==> zinc <==
// IOTDF
module IOTDF( clk, rst, in_en, iot_in, fn_sel, busy, valid, iot_out);
make LEC_CHECK=0 ABC_AREA=1 CAP_MARGIN=15 CORE_MARGIN=2 CORE_UTILIZATION=72 CTS_CLUSTER_DIAMETER=233 CTS_CLUSTER_SIZE=96 PLACE_DENSITY=0.39 SLEW_MARGIN=20 finish   # period 2.08 ns
run.sh (not shown) runs the stock make flow with config.mk's settings and CLKGATE_MAP_FILE=.
==> fjord: changes against zinc <==
ABC_AREA = not set   (was 1)
CAP_MARGIN = 20   (was 15)
CORE_UTILIZATION = 40   (was 72)
CTS_CLUSTER_DIAMETER = not set   (was 233)
CTS_CLUSTER_SIZE = not set   (was 96)
PLACE_DENSITY = not set   (was 0.39)
==> flow/constraint.sdc (replaced) <==
create_clock -name core_clock -period 5.0 [get_ports {clk}]
set_input_delay 1.0000 -clock core_clock [delete_from_list [all_inputs] [get_ports {clk}]]
set_output_delay 1.0000 -clock core_clock [all_outputs]
set_load 0.01 [all_outputs]
==> qor summary <==
quantity	fjord	zinc
Vertical die dimension	355 µm	270 µm
Floorplan die width	355 µm	270 µm
Placed cell count	7047	8422
Nets at Floorplan	5788	7194
Post-CTS resize count	0	258
Distinct cell type count after synthesis	81	51
XOR-XNOR Cells, Area Fraction	0.0284	0.00723
Adder share	0.0456	0.0442
Site Rows	128	97
Run status	no timing/DRC/antenna violations	stopped before the end
Stage where the flow stopped	-	global routing
Yosys chip area	49400 µm²	50900 µm²
AO/OA Area Share	0.217	0.167
Initial core utilization	0.404	0.727

========
==> inputs of quartz <==
IOTDF again, from the RTL that the note above started with.
// IOTDF
module IOTDF( clk, rst, in_en, iot_in, fn_sel, busy, valid, iot_out);
input          clk;
input          rst;
input          in_en;
input  [7:0]   iot_in;
input  [2:0]   fn_sel;
output         busy;
output         valid;
output [127:0] iot_out;
localparam DES_ENCRYPT = 3'b001;
localparam DES_DECRYPT = 3'b010;
localparam CRC_GEN     = 3'b011;
localparam SORT        = 3'b100;
localparam IDLE    = 2'd0;
localparam LOAD    = 2'd1;
(* fsm_encoding = "auto" *) reg [1:0]   current_state, next_state;
reg [3:0]   load_cnt, load_cnt_next;
reg         load_sel, load_sel_next;
reg [127:0] data_buf0, data_buf0_next;
reg [127:0] data_buf1, data_buf1_next;
reg [1:0]   buffer_full, buffer_full_next;
reg         compute_sel, compute_sel_next;
reg         compute_active, compute_active_next;
reg         busy_reg, busy_reg_next;
reg [127:0] result_reg, result_reg_next;
reg         valid_reg, valid_reg_next;
reg         des_start_reg, des_start_reg_next;
reg         crc_sort_start_reg, crc_sort_start_reg_next;
reg         des_en_reg, des_en_reg_next;
reg         crc_sort_en_reg, crc_sort_en_reg_next;
(* synopsys_clock_gating = "true" *) wire enable;
function automatic [127:0] write_byte;
    input [127:0] word_in;
    input [3:0]  byte_idx;
    input [7:0]  byte_value;
    begin
        write_byte = word_in;
        case (byte_idx)
            4'd0:  write_byte[7:0]       = byte_value;
            4'd1:  write_byte[15:8]      = byte_value;
            4'd2:  write_byte[23:16]     = byte_value;
  ...
export LEC_CHECK = 0
export ABC_AREA = 0
export CAP_MARGIN = 20
export CORE_MARGIN = 2
export CORE_UTILIZATION = 67
export GPL_ROUTABILITY_DRIVEN = 1
export MAX_ROUTING_LAYER = met5
export MIN_ROUTING_LAYER = met1
export PLACE_DENSITY_LB_ADDON = 0.21
export SETUP_SLACK_MARGIN = 0.08
export SLEW_MARGIN = 20
export TNS_END_PERCENT = 20
create_clock -name core_clock -period 3.43 [get_ports {clk}]
==> onyx (differences from quartz) <==
ABC_AREA = 1   (was 0)
CORE_MARGIN = 4   (was 2)
CORE_UTILIZATION = 58   (was 67)
GPL_ROUTABILITY_DRIVEN = 0   (was 1)
PLACE_DENSITY_LB_ADDON = default   (was 0.21)
==> flow/constraint.sdc (replaced) <==
create_clock -name core_clock -period 2.57 [get_ports {clk}]
set_input_delay 0.5140 -clock core_clock [delete_from_list [all_inputs] [get_ports {clk}]]
set_output_delay 0.5140 -clock core_clock [all_outputs]
set_load 0.01 [all_outputs]
==> tundra (differences from quartz) <==
ABC_AREA = default   (was 0)
CORE_UTILIZATION = 52   (was 67)
GPL_ROUTABILITY_DRIVEN = default   (was 1)
MAX_ROUTING_LAYER = default   (was met5)
MIN_ROUTING_LAYER = default   (was met1)
PLACE_DENSITY_LB_ADDON = default   (was 0.21)
SETUP_SLACK_MARGIN = default   (was 0.08)
TNS_END_PERCENT = default   (was 20)
==> flow/constraint.sdc (replaced) <==
create_clock -name core_clock -period 4.18 [get_ports {clk}]
set_input_delay 0.8360 -clock core_clock [delete_from_list [all_inputs] [get_ports {clk}]]
set_output_delay 0.8360 -clock core_clock [all_outputs]
set_load 0.01 [all_outputs]
==> comparison table <==
| quantity | onyx | quartz | tundra |
|---|---|---|---|
| Post-placement setup slack | -216.4 ps | 206.5 ps | 468.4 ps |
| CLK BUF | 138 | 122 | 140 |
| Global Route met2 Usage | 62.46% | 64.75% | 54.06% |
| Number of nets at floorplan | 7194 | 5788 | 5788 |
| Cell leakage power | 28.10 nW | 25.97 nW | 25.72 nW |
| Crit-path slowest cell | sky130_fd_sc_hd__o211ai_1 | sky130_fd_sc_hd__dfrtp_1 | sky130_fd_sc_hd__xor2_1 |
| Outcome | no timing/DRC/antenna violations | no timing/DRC/antenna violations | no timing/DRC/antenna violations |
| Multiplexer area fraction after synthesis | 0.2089% | 7.948% | 7.948% |
| Switching part of the total power | 43.55% | 37.31% | 37.32% |
| Most used routing layer in global routing | met2 | met2 | met1 |
| Crit path top cell by count | sky130_fd_sc_hd__nand2_1 | - | sky130_fd_sc_hd__xor2_1 |
| Number of logged tool warnings | 99 | 104 | 116 |
| Setup repair after global routing missed its margin | true | false | false |
| HPWL after detailed placement | 152.9 mm | 128.3 mm | 136.2 mm |
| Overall track demand over capacity in global routing | 43.65% | 47.20% | 37.82% |

========
==> trial 42 <==
IOTDF again, from the RTL that the note above started with.
clock: 3.27 ns
lec_check: 0
abc_area: 1
cap_margin: 20
core_margin: 2
core_utilization: 58
cts_cluster_size: 73
gpl_routability_driven: 1
max_routing_layer: met5
min_routing_layer: met1
place_density_lb_addon: 0.21
setup_slack_margin: 0.08
slew_margin: 20
tns_end_percent: 20
==> build 67: changes against trial 42 <==
- CTS_CLUSTER_SIZE: 73 -> default
- GPL_ROUTABILITY_DRIVEN: 1 -> 0
==> flow/constraint.sdc (replaced) <==
create_clock -name core_clock -period 3.43 [get_ports {clk}]
set_input_delay 0.6860 -clock core_clock [delete_from_list [all_inputs] [get_ports {clk}]]
set_output_delay 0.6860 -clock core_clock [all_outputs]
set_load 0.01 [all_outputs]
==> results <==
|  | trial 42 | build 67 |
|---|---|---|
| Antenna violations before repair | 27 | 15 |
| Post-layout period usage of the worst path | 87.3% | 91.5% |
| Worst setup path start | load_cnt[0] | crc_sort_inst.sort_inst.cycle_cnt[0] |
| Seq pwr share | 32.5% | 33.3% |
| Worst ir drop on vdd | 0.00102 V | 0.000699 V |
| Insertion delay to the later sink of the worst-skew pair | 0.71 ns | 0.69 ns |
| Nets | 7183 | 7178 |
| Worst-case hold slack | 0.386 ns | 0.478 ns |
| # diodes | 12 | 14 |
| Achievable Freq | 350 MHz | 318 MHz |
| Power of the sequential group | 0.0154 W | 0.0148 W |
| Number of DRC violations after detailed-routing iteration 0 | 7407 | 8882 |
| Total placed instance area | 54000 um2 | 53900 um2 |
| Leakage component of the power | 26.7 nW | 26.5 nW |
| GRT met1 Usage | 60.0% | 57.3% |
| Period minus WS final | 2.86 ns | 3.14 ns |
| Net switching power | 0.0208 W | 0.0195 W |
| Status | no timing/DRC/antenna violations | no timing/DRC/antenna violations |
| Non-clock buffer instance count of the final layout | 334 | 330 |
| Number of placed cells counting well taps | 8048 | 8043 |
| Total routing resource utilization after global routing | 45.4% | 43.6% |
| Met2 capacity usage during global routing | 64.8% | 60.6% |
| Fraction of cell area in non-clock buffers | 5.74% | 5.59% |
| Routed met3 length | 26700 um | 29000 um |
| Routed length on met2 | 86300 um | 80600 um |
Power and IR drop assume default switching activity.
